==> inputs of quartz <==
==> flow/design.v <==
    `timescale 1ns / 1ps
    module chip8_cpu (
        input wire clk,
        input wire reset,
        input wire [7:0] mem_data_in,
        input wire [15:0] key_pressed,
        output reg mem_read,
        output reg [11:0] mem_addr_out,
        output reg [7:0] mem_data_out,
        output reg mem_write
    );
        reg [11:0]    pc;
        reg [11:0]    I;
        reg [7:0]     V[0:15];
        reg [15:0]    opcode;
        reg [3:0]     state;
        reg [3:0]     pc_data;
        reg [11:0]    stack[0:15];
        reg [7:0]     opcode_fh;
        reg [7:0]     opcode_sh;
        reg [7:0]     delay_timer,sound_timer; 
        reg [20:0]    one_hz;
        reg [3:0]     i;
        reg [15:0]    lfsr;       
        reg [1:0]     bcd_step;   
        wire [7:0]    vx = V[opcode[11:8]];
        wire [7:0]    vy = V[opcode[7:4]];
        wire [8:0]    add_xy = {1'b0, vx} + {1'b0, vy};
        wire [7:0]    bcd_h = vx / 8'd100;
        wire [7:0]    bcd_t = (vx / 8'd10) % 8'd10;
        wire [7:0]    bcd_o = vx % 8'd10;
        reg  [3:0]    key_idx;
        integer       k;
        always @(*) begin
            key_idx = 4'd0;
            for (k = 15; k >= 0; k = k - 1)
                if (key_pressed[k]) key_idx = k[3:0];
        end
        localparam FETCH1 = 0;
        localparam FETCH1_WAIT = 1;
        localparam FETCH2 = 2;
        localparam FETCH2_WAIT = 3;
        localparam LASTFETCH = 4;
        localparam EXECUTE = 5;
        localparam LASTFETCH_WAIT = 6;
        localparam STORE = 7;
        localparam RETRIEVE = 8;
        localparam RETRIEVE_WAIT = 9;
        localparam RETRIEVE_WAIT2 = 10;
        localparam BCD = 11;
        localparam KEYWAIT = 12;
        always @(posedge clk or posedge reset) begin
            if(reset) begin
                pc <= 12'h200;
                state <= FETCH1;
                opcode <= 0;
                I <= 12'd0;
                opcode_fh <= 0;
                opcode_sh <= 0;
                mem_read <= 0;
                mem_write <= 0;
                delay_timer <= 0;
                pc_data <= 0;
                one_hz <= 0;
                sound_timer <= 0;
                lfsr <= 16'hACE1;
                bcd_step <= 0;
            end else begin
                if (one_hz == 833333) begin  
                    one_hz <= 0;
                    if (delay_timer > 0)
                        delay_timer <= delay_timer - 1;
                    if (sound_timer > 0)
                        sound_timer <= sound_timer - 1;
                end else begin
                    one_hz <= one_hz + 1;
                end
                mem_read <= 0;
                mem_write <= 0;
            case(state)
                FETCH1: begin
                    mem_addr_out <= pc;
                    mem_read <= 1;
                    state <= FETCH1_WAIT;
                end
                FETCH1_WAIT: begin
                    state <= FETCH2;
                end
                FETCH2: begin
                    opcode_fh <= mem_data_in;
                    mem_addr_out <= pc + 1;
                    mem_read <= 1;
                    state <= FETCH2_WAIT;
                end
                FETCH2_WAIT: begin
                    state <= LASTFETCH;
                end
                LASTFETCH: begin
                    opcode_sh <= mem_data_in;
                    state <= LASTFETCH_WAIT;
                end 
                LASTFETCH_WAIT: begin
                    opcode <= {opcode_fh, opcode_sh};
                    state <= EXECUTE;
                end
                EXECUTE: begin
                    pc <= pc + 2;
                    state <= FETCH1;
                    case(opcode[15:12])                     
                        4'h6: begin
                            V[opcode[11:8]] <= opcode[7:0];
                        end
                        4'h7: begin
                            V[opcode[11:8]] <= V[opcode[11:8]] + opcode[7:0];
                        end
                        4'h1: begin
                            pc <= opcode[11:0];
                        end 
                        4'h2: begin
                            stack[pc_data] <= pc + 2;
                            pc <= opcode[11:0];
                            pc_data <= pc_data + 1;
                        end
                        4'h9: begin
                            if (vx != vy)
                                pc <= pc + 4;
                        end
                        4'h5: begin
                            if (vx == vy)
                                pc <= pc + 4;
                        end
                        4'h3: begin
                            if (vx == opcode[7:0])
                                pc <= pc + 4;
                        end
                        4'h4: begin
                            if (vx != opcode[7:0])
                                pc <= pc + 4;
                        end
                        4'h8: begin
                            case(opcode[3:0])
                                4'h0: V[opcode[11:8]] <= vy;
                                4'h1: V[opcode[11:8]] <= vx | vy;
                                4'h2: V[opcode[11:8]] <= vx & vy;
                                4'h3: V[opcode[11:8]] <= vx ^ vy;
                                4'h4: begin
                                    V[opcode[11:8]] <= add_xy[7:0];
                                    V[15] <= {7'd0, add_xy[8]};
                                end
                                4'h5: begin
                                    V[opcode[11:8]] <= vx - vy;
                                    V[15] <= {7'd0, vx >= vy};
                                end
                                4'h6: begin
                                    V[opcode[11:8]] <= vx >> 1;
                                    V[15] <= {7'd0, vx[0]};
                                end 
                                4'h7: begin
                                    V[opcode[11:8]] <= vy - vx;
                                    V[15] <= {7'd0, vy >= vx};
                                end
                                4'hE: begin
                                    V[opcode[11:8]] <= vx << 1;
                                    V[15] <= {7'd0, vx[7]};
                                end
                                default: ;
                            endcase
                        end
                        4'hA: begin 
                            I <= opcode[11:0];
                        end
                        4'hB: begin
                            pc <= opcode[11:0] + {4'd0, V[0]};
                        end
                        4'hC: begin
                            V[opcode[11:8]] <= opcode[7:0] & lfsr[7:0];
                            lfsr <= {lfsr[14:0], lfsr[15] ^ lfsr[13] ^ lfsr[12] ^ lfsr[10]};
                        end
                        4'hE: begin
                            case(opcode[7:0])
                                8'h9E: begin
                                    if (key_pressed[vx[3:0]])
                                        pc <= pc + 4;
                                end
                                8'hA1: begin
                                    if (key_pressed[vx[3:0]] != 1)
                                        pc <= pc + 4;
                                end
                                default: ;
                            endcase        
                        end    
                        4'hF: begin
                            case(opcode[7:0])
                                8'h07: begin
                                    V[opcode[11:8]] <= delay_timer;
                                end
                                8'h0A: begin
                                    pc <= pc;
                                    state <= KEYWAIT;
                                end
                                8'h15: begin
                                    delay_timer <= V[opcode[11:8]];
                                end
                                8'h18: begin
                                    sound_timer <= V[opcode[11:8]];
                                end
                                8'h1E: begin
                                    I <= I + V[opcode[11:8]];
                                end
                                8'h29: begin
                                    I <= {8'd0, vx[3:0]} * 12'd5;
                                end
                                8'h33: begin
                                    pc <= pc;
                                    bcd_step <= 0;
                                    state <= BCD;
                                end
                                8'h55: begin
                                    pc <= pc;
                                    i <= 0;
                                    state <= STORE;
                                end
                                8'h65: begin
                                    pc <= pc;
                                    i <= 0;
                                    state <= RETRIEVE;
                                end 
                                default: ;
                            endcase
                        end
                        4'hD: begin    
                        end
                        4'h0: begin
                            if (opcode[11:0] == 12'h0EE) begin
                                pc <= stack[pc_data - 1];
                                pc_data <= pc_data - 1;
                            end
                        end
                        default: ;
                    endcase 
                end
                STORE: begin 
                    mem_addr_out <= I + i;
                    mem_data_out <= V[i];
                    mem_write <= 1;
                    if (i == opcode[11:8]) begin
                        pc <= pc + 2;
                        state <= FETCH1;
                    end else begin
                        i <= i+1;
                        state <= STORE;
                    end
                end
                RETRIEVE: begin
                    mem_addr_out <= I + i;
                    mem_read <= 1;
                    state <= RETRIEVE_WAIT;
                end
                RETRIEVE_WAIT: begin
                    state <= RETRIEVE_WAIT2;
                end
                RETRIEVE_WAIT2: begin
                  V[i] <= mem_data_in;
                  if (i == opcode[11:8]) begin
                      pc <= pc + 2;
                      state <= FETCH1;
                  end else begin
                      i <= i + 1;
                      state <= RETRIEVE;
                  end
                end
                BCD: begin
                    mem_addr_out <= I + bcd_step;
                    mem_data_out <= (bcd_step == 0) ? bcd_h : (bcd_step == 1) ? bcd_t : bcd_o;
                    mem_write <= 1;
                    if (bcd_step == 2) begin
                        pc <= pc + 2;
                        state <= FETCH1;
                    end else begin
                        bcd_step <= bcd_step + 1;
                    end
                end
                KEYWAIT: begin
                    if (key_pressed != 16'd0) begin
                        V[opcode[11:8]] <= {4'd0, key_idx};
                        pc <= pc + 2;
                        state <= FETCH1;
                    end
                end
                default: state <= FETCH1;
            endcase
          end
        end
    endmodule
==> flow/run.sh <==
#!/bin/bash
# the make line also repeats each setting of config.mk as NAME=value (left out here)
make -C /OpenROAD-flow-scripts/flow DESIGN_CONFIG=/design/flow/config.mk WORK_HOME=/design/flow/orfs CLKGATE_MAP_FILE= finish
==> flow/config.mk <==
export PLATFORM = sky130hd
export DESIGN_NAME = chip8_cpu
export DESIGN_NICKNAME = chip8_cpu
export VERILOG_FILES = /design/flow/design.v
export SDC_FILE = /design/flow/constraint.sdc
export NUM_CORES = 4
export LEC_CHECK = 0
export CAP_MARGIN = 25
export CORE_MARGIN = 5
export CORE_UTILIZATION = 59
export CTS_CLUSTER_DIAMETER = 114
export GPL_TIMING_DRIVEN = 0
export MAX_ROUTING_LAYER = met4
export PLACE_DENSITY = 0.66
export SLEW_MARGIN = 0
==> flow/constraint.sdc <==
create_clock -name core_clock -period 6.93 [get_ports {clk}]
set_input_delay 1.3860 -clock core_clock [delete_from_list [all_inputs] [get_ports {clk}]]
set_output_delay 1.3860 -clock core_clock [all_outputs]
set_load 0.01 [all_outputs]
==> inputs of garnet, as changes to quartz <==
- CAP_MARGIN: 25 -> 20
- CORE_MARGIN: 5 -> 2
- CORE_UTILIZATION: 59 -> 65
- CTS_CLUSTER_DIAMETER: 114 -> default
- GPL_TIMING_DRIVEN: 0 -> default
- MAX_ROUTING_LAYER: met4 -> default
- PLACE_DENSITY: 0.66 -> default
- SLEW_MARGIN: 0 -> 20
==> flow/constraint.sdc (replaced) <==
create_clock -name core_clock -period 8.22 [get_ports {clk}]
set_input_delay 1.6440 -clock core_clock [delete_from_list [all_inputs] [get_ports {clk}]]
set_output_delay 1.6440 -clock core_clock [all_outputs]
set_load 0.01 [all_outputs]
==> inputs of juniper, as changes to quartz <==
- CAP_MARGIN: 25 -> 20
- CORE_MARGIN: 5 -> 2
- CORE_UTILIZATION: 59 -> 30
- CTS_CLUSTER_DIAMETER: 114 -> default
- GPL_TIMING_DRIVEN: 0 -> default
- MAX_ROUTING_LAYER: met4 -> default
- PLACE_DENSITY: 0.66 -> default
- SLEW_MARGIN: 0 -> 20
==> flow/constraint.sdc (replaced) <==
create_clock -name core_clock -period 19.0 [get_ports {clk}]
set_input_delay 3.8000 -clock core_clock [delete_from_list [all_inputs] [get_ports {clk}]]
set_output_delay 3.8000 -clock core_clock [all_outputs]
set_load 0.01 [all_outputs]
==> comparison <==
quartz finished with negative setup slack left. juniper passed the timing, design-rule and antenna checks. garnet finished with negative setup slack left.
Cell count, highest first: juniper, quartz, garnet.
Of quartz and garnet, quartz has the higher power (gap about 16%, measured against garnet).
Sequential cell count is the same in garnet and quartz.
Against quartz, the first-iteration DRC count of juniper is lower by 25%.
Power is estimated from default activity; no workload was simulated.
